==> build 44 <==
==> flow/design.v <==
module coeff_selector #(
    parameter TAP_WIDTH      = 32,
    parameter FF_TAP_COUNT   = 4,
    parameter FB_TAP_COUNT   = 3,
    parameter NUM_LP_FILTERS   = 20
)
(
    input  logic [8:0]           filter_index,   
    output logic [FF_TAP_COUNT*TAP_WIDTH-1:0]   B_flat,        
    output logic [FB_TAP_COUNT*TAP_WIDTH-1:0]   A_flat         
);
    logic signed [TAP_WIDTH-1:0] mem [0:NUM_LP_FILTERS*2*FF_TAP_COUNT-1];
    initial begin
        mem[0*8+0*4+0] = 2;
        mem[0*8+0*4+1] = 6;
        mem[0*8+0*4+2] = 6;
        mem[0*8+0*4+3] = 2;
        mem[0*8+1*4+0] = -22432;
        mem[0*8+1*4+1] = 20560;
        mem[0*8+1*4+2] = -6303;
        mem[0*8+1*4+3] = 0;
        mem[1*8+0*4+0] = 14;
        mem[1*8+0*4+1] = 43;
        mem[1*8+0*4+2] = 43;
        mem[1*8+0*4+3] = 14;
        mem[1*8+1*4+0] = -20298;
        mem[1*8+1*4+1] = 17066;
        mem[1*8+1*4+2] = -4845;
        mem[1*8+1*4+3] = 0;
        mem[2*8+0*4+0] = 43;
        mem[2*8+0*4+1] = 130;
        mem[2*8+0*4+2] = 130;
        mem[2*8+0*4+3] = 43;
        mem[2*8+1*4+0] = -18179;
        mem[2*8+1*4+1] = 14050;
        mem[2*8+1*4+2] = -3715;
        mem[2*8+1*4+3] = 0;
        mem[3*8+0*4+0] = 92;
        mem[3*8+0*4+1] = 278;
        mem[3*8+0*4+2] = 278;
        mem[3*8+0*4+3] = 92;
        mem[3*8+1*4+0] = -16080;
        mem[3*8+1*4+1] = 11468;
        mem[3*8+1*4+2] = -2837;
        mem[3*8+1*4+3] = 0;
        mem[4*8+0*4+0] = 164;
        mem[4*8+0*4+1] = 493;
        mem[4*8+0*4+2] = 493;
        mem[4*8+0*4+3] = 164;
        mem[4*8+1*4+0] = -14004;
        mem[4*8+1*4+1] = 9282;
        mem[4*8+1*4+2] = -2154;
        mem[4*8+1*4+3] = 0;
        mem[5*8+0*4+0] = 259;
        mem[5*8+0*4+1] = 778;
        mem[5*8+0*4+2] = 778;
        mem[5*8+0*4+3] = 259;
        mem[5*8+1*4+0] = -11952;
        mem[5*8+1*4+1] = 7457;
        mem[5*8+1*4+2] = -1620;
        mem[5*8+1*4+3] = 0;
        mem[6*8+0*4+0] = 378;
        mem[6*8+0*4+1] = 1136;
        mem[6*8+0*4+2] = 1136;
        mem[6*8+0*4+3] = 378;
        mem[6*8+1*4+0] = -9922;
        mem[6*8+1*4+1] = 5962;
        mem[6*8+1*4+2] = -1201;
        mem[6*8+1*4+3] = 0;
        mem[7*8+0*4+0] = 523;
        mem[7*8+0*4+1] = 1569;
        mem[7*8+0*4+2] = 1569;
        mem[7*8+0*4+3] = 523;
        mem[7*8+1*4+0] = -7911;
        mem[7*8+1*4+1] = 4773;
        mem[7*8+1*4+2] = -868;
        mem[7*8+1*4+3] = 0;
        mem[8*8+0*4+0] = 692;
        mem[8*8+0*4+1] = 2078;
        mem[8*8+0*4+2] = 2078;
        mem[8*8+0*4+3] = 692;
        mem[8*8+1*4+0] = -5918;
        mem[8*8+1*4+1] = 3868;
        mem[8*8+1*4+2] = -599;
        mem[8*8+1*4+3] = 0;
        mem[9*8+0*4+0] = 888;
        mem[9*8+0*4+1] = 2666;
        mem[9*8+0*4+2] = 2666;
        mem[9*8+0*4+3] = 888;
        mem[9*8+1*4+0] = -3937;
        mem[9*8+1*4+1] = 3232;
        mem[9*8+1*4+2] = -376;
        mem[9*8+1*4+3] = 0;
        mem[10*8+0*4+0] = 1112;
        mem[10*8+0*4+1] = 3337;
        mem[10*8+0*4+2] = 3337;
        mem[10*8+0*4+3] = 1112;
        mem[10*8+1*4+0] = -1966;
        mem[10*8+1*4+1] = 2855;
        mem[10*8+1*4+2] = -181;
        mem[10*8+1*4+3] = 0;
        mem[11*8+0*4+0] = 1365;
        mem[11*8+0*4+1] = 4095;
        mem[11*8+0*4+2] = 4095;
        mem[11*8+0*4+3] = 1365;
        mem[11*8+1*4+0] = -0;
        mem[11*8+1*4+1] = 2730;
        mem[11*8+1*4+2] = -0;
        mem[11*8+1*4+3] = 0;
        mem[12*8+0*4+0] = 1649;
        mem[12*8+0*4+1] = 4948;
        mem[12*8+0*4+2] = 4948;
        mem[12*8+0*4+3] = 1649;
        mem[12*8+1*4+0] = 1966;
        mem[12*8+1*4+1] = 2855;
        mem[12*8+1*4+2] = 181;
        mem[12*8+1*4+3] = 0;
        mem[13*8+0*4+0] = 1967;
        mem[13*8+0*4+1] = 5901;
        mem[13*8+0*4+2] = 5901;
        mem[13*8+0*4+3] = 1967;
        mem[13*8+1*4+0] = 3937;
        mem[13*8+1*4+1] = 3232;
        mem[13*8+1*4+2] = 376;
        mem[13*8+1*4+3] = 0;
        mem[14*8+0*4+0] = 2322;
        mem[14*8+0*4+1] = 6966;
        mem[14*8+0*4+2] = 6966;
        mem[14*8+0*4+3] = 2322;
        mem[14*8+1*4+0] = 5918;
        mem[14*8+1*4+1] = 3868;
        mem[14*8+1*4+2] = 599;
        mem[14*8+1*4+3] = 0;
        mem[15*8+0*4+0] = 2718;
        mem[15*8+0*4+1] = 8154;
        mem[15*8+0*4+2] = 8154;
        mem[15*8+0*4+3] = 2718;
        mem[15*8+1*4+0] = 7911;
        mem[15*8+1*4+1] = 4773;
        mem[15*8+1*4+2] = 868;
        mem[15*8+1*4+3] = 0;
        mem[16*8+0*4+0] = 3159;
        mem[16*8+0*4+1] = 9479;
        mem[16*8+0*4+2] = 9479;
        mem[16*8+0*4+3] = 3159;
        mem[16*8+1*4+0] = 9922;
        mem[16*8+1*4+1] = 5962;
        mem[16*8+1*4+2] = 1201;
        mem[16*8+1*4+3] = 0;
        mem[17*8+0*4+0] = 3652;
        mem[17*8+0*4+1] = 10958;
        mem[17*8+0*4+2] = 10958;
        mem[17*8+0*4+3] = 3652;
        mem[17*8+1*4+0] = 11952;
        mem[17*8+1*4+1] = 7457;
        mem[17*8+1*4+2] = 1620;
        mem[17*8+1*4+3] = 0;
        mem[18*8+0*4+0] = 4204;
        mem[18*8+0*4+1] = 12612;
        mem[18*8+0*4+2] = 12612;
        mem[18*8+0*4+3] = 4204;
        mem[18*8+1*4+0] = 14004;
        mem[18*8+1*4+1] = 9282;
        mem[18*8+1*4+2] = 2154;
        mem[18*8+1*4+3] = 0;
        mem[19*8+0*4+0] = 4822;
        mem[19*8+0*4+1] = 14467;
        mem[19*8+0*4+2] = 14467;
        mem[19*8+0*4+3] = 4822;
        mem[19*8+1*4+0] = 16080;
        mem[19*8+1*4+1] = 11468;
        mem[19*8+1*4+2] = 2837;
        mem[19*8+1*4+3] = 0;
    end
    always_comb begin
        B_flat = '0;
        A_flat = '0;
        if (filter_index < NUM_LP_FILTERS) begin
            B_flat[0*TAP_WIDTH +: TAP_WIDTH] = mem[filter_index*8+0*4+0];
            B_flat[1*TAP_WIDTH +: TAP_WIDTH] = mem[filter_index*8+0*4+1];
            B_flat[2*TAP_WIDTH +: TAP_WIDTH] = mem[filter_index*8+0*4+2];
            B_flat[3*TAP_WIDTH +: TAP_WIDTH] = mem[filter_index*8+0*4+3];
            A_flat[0*TAP_WIDTH +: TAP_WIDTH] = mem[filter_index*8+1*4+0];
            A_flat[1*TAP_WIDTH +: TAP_WIDTH] = mem[filter_index*8+1*4+1];
            A_flat[2*TAP_WIDTH +: TAP_WIDTH] = mem[filter_index*8+1*4+2];
        end
    end
endmodule
module iir_filter 
#(
    parameter DATA_IN_WIDTH  = 16,
    parameter DATA_OUT_WIDTH = 32,
    parameter TAP_WIDTH      = 16,
    parameter FF_TAP_COUNT   = 4,
    parameter FB_TAP_COUNT   = 3
)
(
    input  wire                               clk,
    input  wire                               reset_n,
    input  wire   signed [DATA_IN_WIDTH-1:0]  data_in,
    output wire    signed [DATA_OUT_WIDTH-1:0] data_out,
    input  wire   [FF_TAP_COUNT*TAP_WIDTH-1:0] B_flat,
    input  wire   [FB_TAP_COUNT*TAP_WIDTH-1:0] A_flat
);
    reg signed [DATA_IN_WIDTH-1:0] x_delay [0:FF_TAP_COUNT-2];
    reg signed [DATA_OUT_WIDTH-1:0] y_delay [0:FF_TAP_COUNT-2];
    wire signed [DATA_OUT_WIDTH-1:0] w_product_a [0:FB_TAP_COUNT-1];
    wire signed [DATA_OUT_WIDTH-1:0] w_product_b [0:FF_TAP_COUNT-1];
    integer i, j;
    wire signed [DATA_OUT_WIDTH-1:0] sum;
    reg signed [DATA_IN_WIDTH-1:0] r_x;
    reg signed [DATA_OUT_WIDTH-1:0] data_out_reg;
    wire signed [TAP_WIDTH-1:0] B [0:FF_TAP_COUNT-1] ;
    wire signed [TAP_WIDTH-1:0] A [0:FB_TAP_COUNT-1] ;
    generate
        genvar k;
        for (k = 0; k < FF_TAP_COUNT; k = k + 1) begin : b_unpack
            assign B[k] = B_flat[k*TAP_WIDTH +: TAP_WIDTH];
        end
        for (k = 0; k < FB_TAP_COUNT; k = k + 1) begin : a_unpack
            assign A[k] = A_flat[k*TAP_WIDTH +: TAP_WIDTH];
        end
    endgenerate
    always @(posedge clk or negedge reset_n) begin
        if (!reset_n) begin
            for (i = 0; i < FF_TAP_COUNT-1; i = i + 1)
                x_delay[i] <= 0;
            for (j = 0; j < FF_TAP_COUNT-1; j = j + 1)
                y_delay[j] <= 0;
            r_x <= 0;
            data_out_reg <= 0;
        end else begin
            r_x <= data_in;
            for (i = 1; i < FF_TAP_COUNT-1; i = i + 1)
                x_delay[i] <= x_delay[i-1];
            x_delay[0] <= r_x;
            for (j = 1; j < FF_TAP_COUNT-1; j = j + 1)
                y_delay[j] <= y_delay[j-1];
            y_delay[0] <= sum >>> TAP_WIDTH-3;
            data_out_reg <= sum >>> TAP_WIDTH-3;
        end
    end
    generate
		 genvar o;
		 for (o = 0; o < FB_TAP_COUNT; o = o + 1) begin : a_loop
		 assign w_product_a[o] = (-(A[o]) * y_delay[o]);
		 end
    endgenerate
    generate
		 genvar c;
		 for (c = 1; c < FF_TAP_COUNT; c = c + 1) begin : b_loop
		 assign w_product_b[c] = B[c] * x_delay[c-1];
		 end
    endgenerate
    assign w_product_b[0] = B[0] * r_x;
    wire signed [DATA_OUT_WIDTH-1:0] sum_a = w_product_a[0]+w_product_a[1]+w_product_a[2];
    wire signed [DATA_OUT_WIDTH-1:0] sum_b = w_product_b[0]+w_product_b[1]+w_product_b[2]+w_product_b[3];
    assign sum = sum_a + sum_b;
    assign data_out = data_out_reg;
endmodule
module iir_variable_filter
#(
    parameter DATA_IN_WIDTH  = 16,
    parameter DATA_OUT_WIDTH = 32,
    parameter TAP_WIDTH      = 16,
    parameter FF_TAP_COUNT   = 4,
    parameter FB_TAP_COUNT   = 3,
    parameter NUM_LP_FILTERS = 20
)
(
    input  wire                               clk,
    input  wire                               reset_n,
    input  wire        [8:0]                  filter_index,
    input  wire signed [DATA_IN_WIDTH-1:0]    data_in,
    output wire signed [DATA_OUT_WIDTH-1:0]   data_out
);
    wire [FF_TAP_COUNT*TAP_WIDTH-1:0] B_flat;
    wire [FB_TAP_COUNT*TAP_WIDTH-1:0] A_flat;
    coeff_selector #(
        .TAP_WIDTH(TAP_WIDTH),
        .FF_TAP_COUNT(FF_TAP_COUNT),
        .FB_TAP_COUNT(FB_TAP_COUNT),
        .NUM_LP_FILTERS(NUM_LP_FILTERS)
    ) coeff_sel (
        .filter_index(filter_index),
        .B_flat(B_flat),
        .A_flat(A_flat)
    );
    iir_filter #(
        .DATA_IN_WIDTH(DATA_IN_WIDTH),
        .DATA_OUT_WIDTH(DATA_OUT_WIDTH),
        .TAP_WIDTH(TAP_WIDTH),
        .FF_TAP_COUNT(FF_TAP_COUNT),
        .FB_TAP_COUNT(FB_TAP_COUNT)
    ) IIR (
        .clk(clk),
        .reset_n(reset_n),
        .data_in(data_in),
        .data_out(data_out),
        .B_flat(B_flat),
        .A_flat(A_flat)
    );
endmodule
==> flow/run.sh <==
#!/bin/bash
# the make line also repeats each setting of config.mk as NAME=value (left out here)
make -C /OpenROAD-flow-scripts/flow DESIGN_CONFIG=/design/flow/config.mk WORK_HOME=/design/flow/orfs CLKGATE_MAP_FILE= finish
==> flow/config.mk <==
export PLATFORM = sky130hd
export DESIGN_NAME = iir_variable_filter
export DESIGN_NICKNAME = iir_variable_filter
export VERILOG_FILES = /design/flow/design.v
export SDC_FILE = /design/flow/constraint.sdc
export NUM_CORES = 4
export LEC_CHECK = 0
export CAP_MARGIN = 35
export CORE_ASPECT_RATIO = 0.55
export CORE_MARGIN = 6
export CORE_UTILIZATION = 49
export CTS_CLUSTER_DIAMETER = 137
export GPL_ROUTABILITY_DRIVEN = 1
export GPL_TIMING_DRIVEN = 1
export HOLD_SLACK_MARGIN = -0.07
export MAX_ROUTING_LAYER = met4
export MIN_ROUTING_LAYER = met1
export PLACE_DENSITY_LB_ADDON = 0.0
export SETUP_SLACK_MARGIN = -1.39
export SLEW_MARGIN = 25
export TNS_END_PERCENT = 15
==> flow/constraint.sdc <==
create_clock -name core_clock -period 22.1 [get_ports {clk}]
set_input_delay 4.4200 -clock core_clock [delete_from_list [all_inputs] [get_ports {clk}]]
set_output_delay 4.4200 -clock core_clock [all_outputs]
set_load 0.01 [all_outputs]
==> inputs of build 14, as changes to build 44 <==
==> flow/config.mk (replaced) <==
export PLATFORM = sky130hd
export DESIGN_NAME = iir_variable_filter
export DESIGN_NICKNAME = iir_variable_filter
export VERILOG_FILES = /design/flow/design.v
export SDC_FILE = /design/flow/constraint.sdc
export NUM_CORES = 4
export LEC_CHECK = 0
export CAP_MARGIN = 20
export CORE_MARGIN = 2
export CORE_UTILIZATION = 72
export SETUP_SLACK_MARGIN = -0.9
export SLEW_MARGIN = 20
==> flow/constraint.sdc (replaced) <==
create_clock -name core_clock -period 9.66 [get_ports {clk}]
set_input_delay 1.9320 -clock core_clock [delete_from_list [all_inputs] [get_ports {clk}]]
set_output_delay 1.9320 -clock core_clock [all_outputs]
set_load 0.01 [all_outputs]
==> inputs of trial 12, as changes to build 44 <==
==> flow/config.mk (replaced) <==
export PLATFORM = sky130hd
export DESIGN_NAME = iir_variable_filter
export DESIGN_NICKNAME = iir_variable_filter
export VERILOG_FILES = /design/flow/design.v
export SDC_FILE = /design/flow/constraint.sdc
export NUM_CORES = 4
export LEC_CHECK = 0
export CAP_MARGIN = 20
export CORE_MARGIN = 2
export CORE_UTILIZATION = 68
export SLEW_MARGIN = 20
==> flow/constraint.sdc (replaced) <==
create_clock -name core_clock -period 6.81 [get_ports {clk}]
set_input_delay 1.3620 -clock core_clock [delete_from_list [all_inputs] [get_ports {clk}]]
set_output_delay 1.3620 -clock core_clock [all_outputs]
set_load 0.01 [all_outputs]
==> notes <==
Build 44 completed with no timing, DRC or antenna violations. Trial 12 finished but failed the layout checks on negative setup slack. Build 14 reached the layout checks and failed them: negative setup slack. Final cell count, highest first: trial 12, build 14, build 44. The highest critical path depth belongs to build 44, the lowest to trial 12. Design area: trial 12 > build 14 > build 44. Wire length, highest first: build 44, build 14, trial 12. The highest sequential share of layout area belongs to build 44, the lowest to trial 12. In sequential cell count, trial 12 and build 14 do not differ. Against build 14, the first-iteration DRC count of build 44 is smaller by about 4%.
==> figures <==
Result of the run: trial 12 failed layout checks; build 14 failed layout checks; build 44 finished clean
Layout check failures: trial 12 negative setup slack; build 14 negative setup slack; build 44 -
Non-clock buffer share: trial 12 0.114; build 14 0.0939; build 44 0.0242
Setup fix buffers added after clock tree synthesis: trial 12 45; build 14 28; build 44 0
Buffers outside the clock class: trial 12 1108; build 14 928; build 44 227
Register-to-Register Setup Slack: trial 12 -3.02 ns; build 14 -0.41 ns; build 44 10.94 ns
Highest metal used: trial 12 met5; build 14 met5; build 44 met4
# placed instances: trial 12 10.1k; build 14 9912; build 44 9899
Met2 Track Usage GR: trial 12 0.721; build 14 0.755; build 44 0.445
Proportion of cell area occupied by registers: trial 12 0.0349; build 14 0.0358; build 44 0.0386
Detailed-route wire length on metal 1: trial 12 85900 µm; build 14 82800 µm; build 44 132000 µm
Clock slew at the register clock pins of the worst setup and hold paths: trial 12 0.09 ns; build 14 0.07 ns; build 44 0.08 ns
Share of the final layout cell area in multi-input gates: trial 12 0.723; build 14 0.738; build 44 0.784
Number of search-and-repair iterations in the first detailed-routing pass: trial 12 5; build 14 19; build 44 7
